==> pepper: inputs <==
==> flow/design.v (excerpt) <==
module top_button_handler(
    input wire clk,
    input wire rst,
    input wire [3:0] btn,                
    input wire [3:0] sw_p,               
    input wire sw_au,                    
    input wire update_money,
    output reg [3:0] seg_0_data,         
    output reg [3:0] seg_1_data,         
    output reg [3:0] seg_2_data,         
    output reg [3:0] seg_3_data,          
    output wire rs, rw, en,
    output reg [3:0] led,
    output wire [7:0] data
);
Settings: LEC_CHECK=0, ABC_AREA=0, CAP_MARGIN=20, CELL_PAD_IN_SITES_GLOBAL_PLACEMENT=0, CORE_ASPECT_RATIO=0.83, CORE_MARGIN=2, CORE_UTILIZATION=72, CTS_CLUSTER_DIAMETER=246, CTS_CLUSTER_SIZE=24, GPL_ROUTABILITY_DRIVEN=0, GPL_TIMING_DRIVEN=1, MAX_ROUTING_LAYER=met5, PLACE_DENSITY=0.64, SLEW_MARGIN=20, TNS_END_PERCENT=90; clock period 8.99 ns.
run.sh (not shown) runs the stock make flow with config.mk's settings and CLKGATE_MAP_FILE=.
==> inputs of quartz, as changes to pepper <==
- ABC_AREA: 0 -> not set
- CELL_PAD_IN_SITES_GLOBAL_PLACEMENT: 0 -> not set
- CORE_ASPECT_RATIO: 0.83 -> not set
- CORE_MARGIN: 2 -> 10
- CORE_UTILIZATION: 72 -> 40
- CTS_CLUSTER_DIAMETER: 246 -> 109
- CTS_CLUSTER_SIZE: 24 -> not set
- GPL_ROUTABILITY_DRIVEN: 0 -> not set
- GPL_TIMING_DRIVEN: 1 -> not set
- HOLD_SLACK_MARGIN: not set -> -0.09
- MAX_ROUTING_LAYER: met5 -> not set
- PLACE_DENSITY: 0.64 -> not set
- PLACE_DENSITY_LB_ADDON: not set -> 0.14
- TNS_END_PERCENT: 90 -> not set
==> flow/constraint.sdc (replaced) <==
create_clock -name core_clock -period 25.5 [get_ports {clk}]
set_input_delay 5.1000 -clock core_clock [delete_from_list [all_inputs] [get_ports {clk}]]
set_output_delay 5.1000 -clock core_clock [all_outputs]
set_load 0.01 [all_outputs]
==> inputs of delta, as changes to pepper <==
- ABC_AREA: 0 -> 1
- CELL_PAD_IN_SITES_GLOBAL_PLACEMENT: 0 -> not set
- CORE_ASPECT_RATIO: 0.83 -> not set
- CORE_UTILIZATION: 72 -> 70
- CTS_CLUSTER_DIAMETER: 246 -> not set
- CTS_CLUSTER_SIZE: 24 -> not set
- GPL_ROUTABILITY_DRIVEN: 0 -> not set
- GPL_TIMING_DRIVEN: 1 -> not set
- MAX_ROUTING_LAYER: met5 -> not set
- PLACE_DENSITY: 0.64 -> not set
- SETUP_SLACK_MARGIN: not set -> 4.11
- TNS_END_PERCENT: 90 -> not set
==> flow/constraint.sdc (replaced) <==
create_clock -name core_clock -period 22.3 [get_ports {clk}]
set_input_delay 4.4600 -clock core_clock [delete_from_list [all_inputs] [get_ports {clk}]]
set_output_delay 4.4600 -clock core_clock [all_outputs]
set_load 0.01 [all_outputs]
==> comparison table <==
| metric | delta | quartz | pepper |
|---|---|---|---|
| Instance area at placement | 39000 um2 | 39700 um2 | 46100 um2 |
| Run status | complete, no violations | complete, no violations | aborted with a tool error |
| Stage where the flow stopped | - | - | 5_1_grt |
| Compound-gate portion of the synthesized area | 13.5% | 24.9% | 24.9% |
| Clock transition at the register clock pins on the worst setup and hold paths after CTS | 60 ps | 60 ps | - |
| Final-report max-slew violation count | 0 | 0 | - |
| Number of placed instances, taps included | 5926 | 5755 | 6021 |
| Number of cells on the critical path | 144 | 63 | - |
| Number of standard-cell rows in the floorplan | 85 | 113 | 76 |
| Synthesized instance count | 5311 | 4642 | 4642 |
| Basic Gates by Area | 35.2% | 20.7% | 20.7% |
| Layout clock area frac | 4.61% | 4.20% | - |
| Number of nets with antenna violations after routing | 0 | 0 | - |
| Routed wirelength normalized by instance count | 16.7 um | 19.2 um | - |
| Met1 Wirelength | 42800 um | 53900 um | - |
| Floorplan die width | 238 um | 329 um | 257 um |
| Final standard cell area without fillers | 41700 um2 | 41500 um2 | - |


==> inputs of 10-23 <==
==> flow/design.v <==
`timescale 1ns / 1ps
module button_debounce(
    input clk,
    input rst,
    input button_in,
    output reg button_flag
);
    reg [1:0] sync;           
    reg stable_state;         
    reg [19:0] counter;       
    localparam DEBOUNCE_TIME = 20'd125;    
    always @(posedge clk or posedge rst) begin
        if (rst) begin
            sync <= 2'b11;
            stable_state <= 1'b1;
            button_flag <= 1'b0;
            counter <= 20'd0;
        end else begin
            sync[1] <= sync[0];
            sync[0] <= button_in;
            if (sync[0] == sync[1]) begin
                if (sync[0] != stable_state) begin
                    if (counter == DEBOUNCE_TIME) begin
                        stable_state <= sync[0];
                        if (stable_state == 1'b0) begin
                            button_flag <= 1'b1;
                        end
                    end else begin
                        counter <= counter + 1;
                    end
                end else begin
                    counter <= 0;
                    button_flag <= 1'b0;
                end
            end else begin
                counter <= 0;
            end
        end
    end
endmodule
`timescale 1ns / 1ps
    module LCD_display(
        input clk,
        input rst,
        input update,               
        input [3:0] sw_p,
        input [127:0] line1,        
        input [127:0] line2,        
        input flag_counter,
        output reg rs,
        output reg rw,
        output reg en,
        output reg [7:0] data
    );
        reg [3:0] state;
        reg [27:0] delay_counter;
        reg [4:0] char_index;  
        localparam INIT        = 4'd0;
        localparam DISPLAY_ON  = 4'd1;
        localparam CLEAR_ON    = 4'd2;
        localparam SET_CURSOR1 = 4'd3;
        localparam WRITE_LINE1 = 4'd4;
        localparam SET_CURSOR2 = 4'd5;
        localparam WRITE_LINE2 = 4'd6;
        localparam IDLE        = 4'd7;
        localparam CHECK_UPDATE = 4'd8;  
        always @(posedge clk or posedge rst) begin
            if (rst) begin
                rs <= 0; rw <= 0; en <= 0;
                data <= 8'b0;
                state <= INIT;
                delay_counter <= 0;
                char_index <= 0;
            end else begin
                delay_counter <= delay_counter + 1;
                case (state)
                    INIT: begin
                        if (delay_counter <= 5) begin
                            en <= 1; rs <= 0; rw <= 0; data <= 8'b00111000;  
                        end else if (delay_counter < 10) begin
                            en <= 0;
                        end else begin
                            delay_counter <= 0;
                            state <= DISPLAY_ON;
                        end
                    end
                    DISPLAY_ON: begin
                        if (delay_counter <= 5) begin
                            en <= 1; rs <= 0; rw <= 0; data <= 8'b00001100;  
                        end else if (delay_counter < 10) begin
                            en <= 0;
                        end else begin
                            delay_counter <= 0;
                            state <= CLEAR_ON;
                        end
                    end
                    CLEAR_ON: begin
                        if (delay_counter <= 5) begin
                            en <= 1; rs <= 0; rw <= 0; data <= 8'b00000001;  
                        end else if (delay_counter < 10) begin
                            en <= 0;
                        end else begin
                            delay_counter <= 0;
                            state <= SET_CURSOR1;
                        end
                    end
                    SET_CURSOR1: begin
                        if (delay_counter <= 5) begin
                            en <= 1; rs <= 0; rw <= 0; data <= 8'b10000000;  
                        end else if (delay_counter < 10) begin
                            en <= 0;
                        end else begin
                            delay_counter <= 0;
                            state <= WRITE_LINE1;
                        end
                    end
                    WRITE_LINE1: begin
                        if (char_index < 16) begin
                            if (delay_counter <= 5) begin
                                en <= 1; rs <= 1; rw <= 0; data <= (line1 >> (8 * (15 - char_index))) & 8'hFF;  
                            end else if (delay_counter < 10) begin
                                en <= 0;
                            end else begin
                                delay_counter <= 0;
                                char_index <= char_index + 1;
                            end
                        end else begin
                            delay_counter <= 0;
                            char_index <= 0;
                            state <= SET_CURSOR2;
                        end
                    end
                    SET_CURSOR2: begin
                        if (delay_counter <= 5) begin
                            en <= 1; rs <= 0; rw <= 0; data <= 8'b11000000;  
                        end else if (delay_counter < 10) begin
                            en <= 0;
                        end else begin
                            delay_counter <= 0;
                            state <= WRITE_LINE2;
                        end
                    end
                    WRITE_LINE2: begin
                        if (char_index < 16) begin
                            if (delay_counter <= 5) begin
                                en <= 1; rs <= 1; rw <= 0; data <= (line2 >> (8 * (15 - char_index))) & 8'hFF;  
                            end else if (delay_counter < 10) begin
                                en <= 0;
                            end else begin
                                delay_counter <= 0;
                                char_index <= char_index + 1;
                            end
                        end else begin
                            delay_counter <= 0;
                            char_index <= 0;
                            state <= IDLE;
                        end
                    end
                    IDLE: begin
                        en <= 0;
                        if (update || sw_p[0] || sw_p[1] || sw_p[2] || sw_p[3]) begin
                            state <= CHECK_UPDATE;
                            delay_counter <= 0;
                        end
                        else if (!update || !sw_p[0] || !sw_p[2] || !sw_p[3]) begin
                            state <= CHECK_UPDATE;
                            delay_counter <= 0;
                        end
                    end
                    CHECK_UPDATE: begin
                       if(delay_counter >= 1250) begin
                         state <= CLEAR_ON;
                         delay_counter <= 0;
                        end
                    end
                endcase
            end
        end
    endmodule
`timescale 1ns / 1ps
module top_button_handler(
    input wire clk,
    input wire rst,
    input wire [3:0] btn,                
    input wire [3:0] sw_p,               
    input wire sw_au,                    
    input wire update_money,
    output reg [3:0] seg_0_data,         
    output reg [3:0] seg_1_data,         
    output reg [3:0] seg_2_data,         
    output reg [3:0] seg_3_data,          
    output wire rs, rw, en,
    output reg [3:0] led,
    output wire [7:0] data
);
    localparam SHOW_TIME = 62500;        
    localparam SHOW_STEP = 12500;        
    reg [7:0] product_count_ready[4:0];  
    reg [7:0] money;                
    reg [7:0] price[4:0];               
    reg [7:0] price_to_pay;                
    reg [7:0] unit;                
    reg [7:0] dozen;                
    reg [7:0] product_count_current;       
    reg [7:0] selected_product;            
    reg [3:0] flag_led;
    integer i;                           
    reg [127:0] lcd_line1;               
    reg [127:0] lcd_line2;                
    reg [31:0] counter;
    reg [1:0] flag_counter;
    reg [7:0] count_down;
    reg [7:0] pcc_n;                     
    reg [7:0] ptp_n;                     
    reg [7:0] unit_n;
    reg [7:0] dozen_n;
    reg [7:0] pcr_n;                     
    wire btn0_flag, btn1_flag, btn2_flag, btn3_flag;
    button_debounce db0 (.clk(clk), .rst(rst), .button_in(btn[0]), .button_flag(btn0_flag));
    button_debounce db1 (.clk(clk), .rst(rst), .button_in(btn[1]), .button_flag(btn1_flag));
    button_debounce db2 (.clk(clk), .rst(rst), .button_in(btn[2]), .button_flag(btn2_flag));
    button_debounce db3 (.clk(clk), .rst(rst), .button_in(btn[3]), .button_flag(btn3_flag));
    LCD_display lcd_inst (
        .clk(clk),
        .rst(rst),
        .line1(lcd_line1),
        .line2(lcd_line2),
        .rs(rs),
        .rw(rw),
        .en(en),
        .data(data),
        .update(sw_au),
        .sw_p(sw_p),
        .flag_counter(flag_counter[0])
    );
    always @(posedge clk) begin
        case (sw_p)
            4'b0001: begin
                selected_product <= 8'd0;  
                flag_led <= 4'b0001;
            end
            4'b0010: begin
                selected_product <= 8'd1;  
                flag_led <= 4'b0010;
            end
            4'b0100: begin
                selected_product <= 8'd2;  
                flag_led <= 4'b0100;
            end
            4'b1000: begin
                selected_product <= 8'd3;  
                flag_led <= 4'b1000;
            end
            4'b0000: begin
                selected_product <= 8'd4;
                flag_led <= 4'b0000;
            end
            default: begin
                selected_product <= 8'd5;  
                flag_led <= 4'b0000;
            end
        endcase
    end
    always @(posedge clk or posedge rst) begin
        if (rst) begin
            money <= 8'd0;
            price[0] <= 8'd0;  
            price[1] <= 8'd0;  
            price[2] <= 8'd0;  
            price[3] <= 8'd0;  
            price[4] <= 8'd0;  
            counter <= 32'd0;
            flag_counter <= 2'd0;
            product_count_current <= 8'd0;
            price_to_pay <= 8'd0;
            count_down <= 8'd0;
            unit <= 8'd0;
            dozen <= 8'd0;
            for (i = 0; i <= 4; i = i + 1) begin
                product_count_ready[i] <= 8'd0;  
            end
            lcd_line1 <= 128'd0;
            lcd_line2 <= 128'd0;
            seg_0_data <= 4'd0;
            seg_1_data <= 4'd0;
            seg_2_data <= 4'd0;
            seg_3_data <= 4'd0;
            led <= 4'd0;
            pcc_n = 8'd0;
            ptp_n = 8'd0;
            unit_n = 8'd0;
            dozen_n = 8'd0;
            pcr_n = 8'd0;
        end else begin
            pcc_n = product_count_current;
            ptp_n = price_to_pay;
            unit_n = unit;
            dozen_n = dozen;
            pcr_n = 8'd0;
            seg_0_data <= money % 10;
            seg_1_data <= (money / 10) % 10;
            seg_2_data <= (money / 100) % 10;
            seg_3_data <= (money / 1000) % 10;
            if (sw_au == 0) begin
                if (selected_product != 4 && selected_product != 5) begin
                    pcr_n = product_count_ready[selected_product];
                    if(flag_counter == 1) begin
                         lcd_line1 <= {8'h20, 8'h20, 8'h20, 8'h20, 8'h53, 8'h55, 8'h43, 8'h43, 8'h45, 8'h53, 8'h53, 8'h21, 8'h20, 8'h20, 8'h20, 8'h20};
                         lcd_line2 <= {8'h20, 8'h20, 8'h20, 8'h20, 8'h20, 8'h20, 8'h20, 8'h36 - count_down, 8'h20, 8'h20, 8'h20, 8'h20, 8'h20, 8'h20, 8'h20, 8'h20};
                         if(counter < SHOW_TIME) begin
                            if (counter % SHOW_STEP == 0) begin
                                count_down <= count_down + 1;
                                if (led != 4'b0000)
                                    led <= 4'b0000;
                                else led <= flag_led;
                            end
                            counter <= counter + 1;
                         end else begin
                            counter <= 0;
                            flag_counter <= 0;
                            count_down <= 0;
                            led <= 4'b0000;
                         end
                    end else if (flag_counter == 2) begin
                        lcd_line1 <= {8'h4E, 8'h4F, 8'h54, 8'h20, 8'h45, 8'h4E, 8'h4F, 8'h55, 8'h47, 8'h48, 8'h20, 8'h4D, 8'h4F, 8'h4E, 8'h45, 8'h59};
                        lcd_line2 <= {8'h20, 8'h20, 8'h20, 8'h20, 8'h20, 8'h20, 8'h20, 8'h36 - count_down, 8'h20, 8'h20, 8'h20, 8'h20, 8'h20, 8'h20, 8'h20, 8'h20};
                        if(counter < SHOW_TIME) begin
                             if (counter % SHOW_STEP == 0)
                               count_down <= count_down + 1;
                            counter <= counter + 1;
                         end else begin
                            counter <= 0;
                            flag_counter <= 0;
                            count_down <= 0;
                         end
                       end
                    if (btn0_flag) begin
                        if (pcc_n < 9 && pcc_n < pcr_n)
                            pcc_n = pcc_n + 1;
                        ptp_n = price[selected_product] * pcc_n;
                        unit_n = ptp_n % 10;
                        dozen_n = ptp_n / 10;
                    end
                    if (btn1_flag) begin
                        if (pcc_n > 0)
                            pcc_n = pcc_n - 1;
                        ptp_n = price[selected_product] * pcc_n;
                        unit_n = ptp_n % 10;
                        dozen_n = ptp_n / 10;
                    end
                    if (btn2_flag && pcr_n > 0) begin
                         if (money >= ptp_n && pcc_n > 0) begin
                             money <= money - ptp_n;
                             pcr_n = pcr_n - pcc_n;
                             product_count_ready[selected_product] <= pcr_n;
                             pcc_n = 0;
                             ptp_n = 0;
                             unit_n = 0;
                             dozen_n = 0;
                             flag_counter <= 1;
                         end
                         else if (pcc_n > 0) flag_counter <= 2;
                    end
                    if (flag_counter == 0) begin
                        lcd_line1 <= {8'h52, 8'h65, 8'h61, 8'h64, 8'h79, 8'h3A, 8'h30 + pcr_n,   
                                     8'h20, 8'h50, 8'h72, 8'h69, 8'h63, 8'h65, 8'h3A, 8'h30 + price[selected_product], 8'h20};   
                        if (ptp_n < 10) begin
                            lcd_line2 <= {8'h43, 8'h6F, 8'h75, 8'h6E, 8'h74, 8'h3A, 8'h30 + pcc_n,   
                                        8'h20, 8'h50, 8'h72, 8'h69, 8'h63, 8'h65, 8'h3A, 8'h30 + ptp_n, 8'h20};   
                        end
                        else begin
                            lcd_line2 <= {8'h43, 8'h6F, 8'h75, 8'h6E, 8'h74, 8'h3A, 8'h30 + pcc_n,   
                                        8'h20, 8'h50, 8'h72, 8'h69, 8'h63, 8'h65, 8'h3A, 8'h30 + dozen_n , 8'h30 + unit_n};   
                        end
                    end
                end
                else if(selected_product == 4) begin  
                    if (btn0_flag && money < 9995) money <= money + 5;
                    if (btn1_flag && money < 9990) money <= money + 10;
                    if (btn2_flag) money <= 0;
                    lcd_line1 <= {8'h50, 8'h31, 8'h3A, 8'h30 + price[0], 8'h24, 8'h5F, 8'h30 + product_count_ready[0],  
                                 8'h20, 8'h20,
                                 8'h50, 8'h32, 8'h3A, 8'h30 + price[1], 8'h24, 8'h5F, 8'h30 + product_count_ready[1]};   
                    lcd_line2 <= {8'h50, 8'h33, 8'h3A, 8'h30 + price[2], 8'h24, 8'h5F, 8'h30 + product_count_ready[2],  
                                 8'h20, 8'h20,
                                 8'h50, 8'h34, 8'h3A, 8'h30 + price[3], 8'h24, 8'h5F, 8'h30 + product_count_ready[3]};   
                end
                else if(selected_product == 5) begin  
                    lcd_line1 <= {8'h4F, 8'h4E, 8'h4C, 8'h59, 8'h5F, 8'h31, 8'h5F, 8'h53, 8'h57, 8'h49, 8'h54, 8'h43, 8'h48, 8'h5F, 8'h4F, 8'h4E};
                    lcd_line2 <= {8'h20, 8'h20, 8'h20, 8'h20, 8'h20, 8'h20, 8'h20,
                                 8'h20, 8'h20, 8'h20, 8'h20, 8'h20, 8'h20, 8'h20, 8'h20, 8'h20};
                end
            end else begin
                 pcc_n = 8'd0;
                 ptp_n = 8'd0;
                if (selected_product != 4 && selected_product != 5) begin
                    if (btn0_flag) begin
                        if (price[selected_product] < 9)
                            price[selected_product] <= price[selected_product] + 1;
                    end
                    else if (btn1_flag) begin
                         if (price[selected_product] > 1)
                            price[selected_product] <= price[selected_product] - 1;
                    end
                    else if (btn2_flag) begin
                        if (product_count_ready[selected_product] < 9) begin
                            product_count_ready[selected_product] <= product_count_ready[selected_product] + 1;
                        end
                    end
                    else if (btn3_flag) begin
                        price[selected_product] <= 0;
                        product_count_ready[selected_product] <= 0;
                    end
                    lcd_line1 <= {8'h20, 8'h20, 8'h41, 8'h44, 8'h4D, 8'h49, 8'h4E, 8'h20, 8'h4D, 8'h4F, 8'h44, 8'h45, 8'h20, 8'h31 + selected_product, 8'h20, 8'h20};
                    lcd_line2 <= {8'h50, 8'h72, 8'h69, 8'h63, 8'h65, 8'h3A, 8'h30 + price[selected_product], 8'h24,  
                                  8'h20, 8'h20, 8'h20,  
                                  8'h4E, 8'h75, 8'h6D, 8'h3A, 8'h30 + product_count_ready[selected_product]};  
                end
                 else begin
                     lcd_line1 <= {8'h20, 8'h20, 8'h41, 8'h44, 8'h4D, 8'h49, 8'h4E,
                                   8'h20, 8'h4D, 8'h4F, 8'h44, 8'h45, 8'h20, 8'h20, 8'h20, 8'h20};
                     lcd_line2 <= {8'h20, 8'h20, 8'h20, 8'h20, 8'h20, 8'h20, 8'h20,
                                   8'h20, 8'h20, 8'h20, 8'h20, 8'h20, 8'h20, 8'h20, 8'h20, 8'h20};
                 end
            end
            product_count_current <= pcc_n;
            price_to_pay <= ptp_n;
            unit <= unit_n;
            dozen <= dozen_n;
        end
    end
endmodule
==> flow/run.sh <==
#!/bin/bash
# the make line also repeats each setting of config.mk as NAME=value (left out here)
make -C /OpenROAD-flow-scripts/flow DESIGN_CONFIG=/design/flow/config.mk WORK_HOME=/design/flow/orfs CLKGATE_MAP_FILE= finish
==> flow/config.mk <==
export PLATFORM = sky130hd
export DESIGN_NAME = top_button_handler
export DESIGN_NICKNAME = top_button_handler
export VERILOG_FILES = /design/flow/design.v
export SDC_FILE = /design/flow/constraint.sdc
export NUM_CORES = 4
export LEC_CHECK = 0
export CAP_MARGIN = 10
export CORE_MARGIN = 5
export CORE_UTILIZATION = 40
export CTS_CLUSTER_DIAMETER = 109
export HOLD_SLACK_MARGIN = -0.09
export MIN_ROUTING_LAYER = met2
export PLACE_DENSITY_LB_ADDON = 0.14
export SLEW_MARGIN = 20
==> flow/constraint.sdc <==
create_clock -name core_clock -period 25.5 [get_ports {clk}]
set_input_delay 5.1000 -clock core_clock [delete_from_list [all_inputs] [get_ports {clk}]]
set_output_delay 5.1000 -clock core_clock [all_outputs]
set_load 0.01 [all_outputs]
==> 12-05 (differences from 10-23) <==
==> flow/config.mk (replaced) <==
export PLATFORM = sky130hd
export DESIGN_NAME = top_button_handler
export DESIGN_NICKNAME = top_button_handler
export VERILOG_FILES = /design/flow/design.v
export SDC_FILE = /design/flow/constraint.sdc
export NUM_CORES = 4
export LEC_CHECK = 0
export ABC_AREA = 0
export CAP_MARGIN = 20
export CELL_PAD_IN_SITES_DETAIL_PLACEMENT = 2
export CORE_MARGIN = 2
export CORE_UTILIZATION = 51
export GPL_ROUTABILITY_DRIVEN = 1
export GPL_TIMING_DRIVEN = 1
export HOLD_SLACK_MARGIN = -0.06
export MIN_ROUTING_LAYER = met1
export PLACE_DENSITY_LB_ADDON = 0.12
export SETUP_SLACK_MARGIN = 4.52
export SLEW_MARGIN = 25
==> flow/constraint.sdc (replaced) <==
create_clock -name core_clock -period 33.1 [get_ports {clk}]
set_input_delay 6.6200 -clock core_clock [delete_from_list [all_inputs] [get_ports {clk}]]
set_output_delay 6.6200 -clock core_clock [all_outputs]
set_load 0.01 [all_outputs]
==> results <==
Total die size: 12-05 77,200 um^2; 10-23 102,000 um^2
Weighted congestion at the end of routability-driven global placement: 12-05 0.939; 10-23 0.962
Chip height: 12-05 278 um; 10-23 319 um
Port Buf Inserts: 12-05 34; 10-23 34
Simple-gate portion of the synthesized area: 12-05 20.7%; 10-23 20.7%
Yosys-reported design area after synthesis: 12-05 38,200 um^2; 10-23 38,200 um^2
Chip width: 12-05 278 um; 10-23 319 um
Floorplan core area: 12-05 74,300 um^2; 10-23 95,000 um^2
Init Core Util: 12-05 51.5%; 10-23 40.3%
Share of synthesized area occupied by flip-flops and latches: 12-05 31.0%; 10-23 31.0%
Fraction of synthesis flops using an asynchronous set or reset pin: 12-05 98.5%; 10-23 98.5%
Post-synthesis cell type with the largest combined area: 12-05 dfrtp_1; 10-23 dfrtp_1
Std cell rows: 12-05 100; 10-23 113
Run status: 12-05 stopped before the end; 10-23 timing/DRC/antenna clean
Last stage reached: 12-05 3_5_place_dp; 10-23 -
Cells after Synth: 12-05 4,642; 10-23 4,642
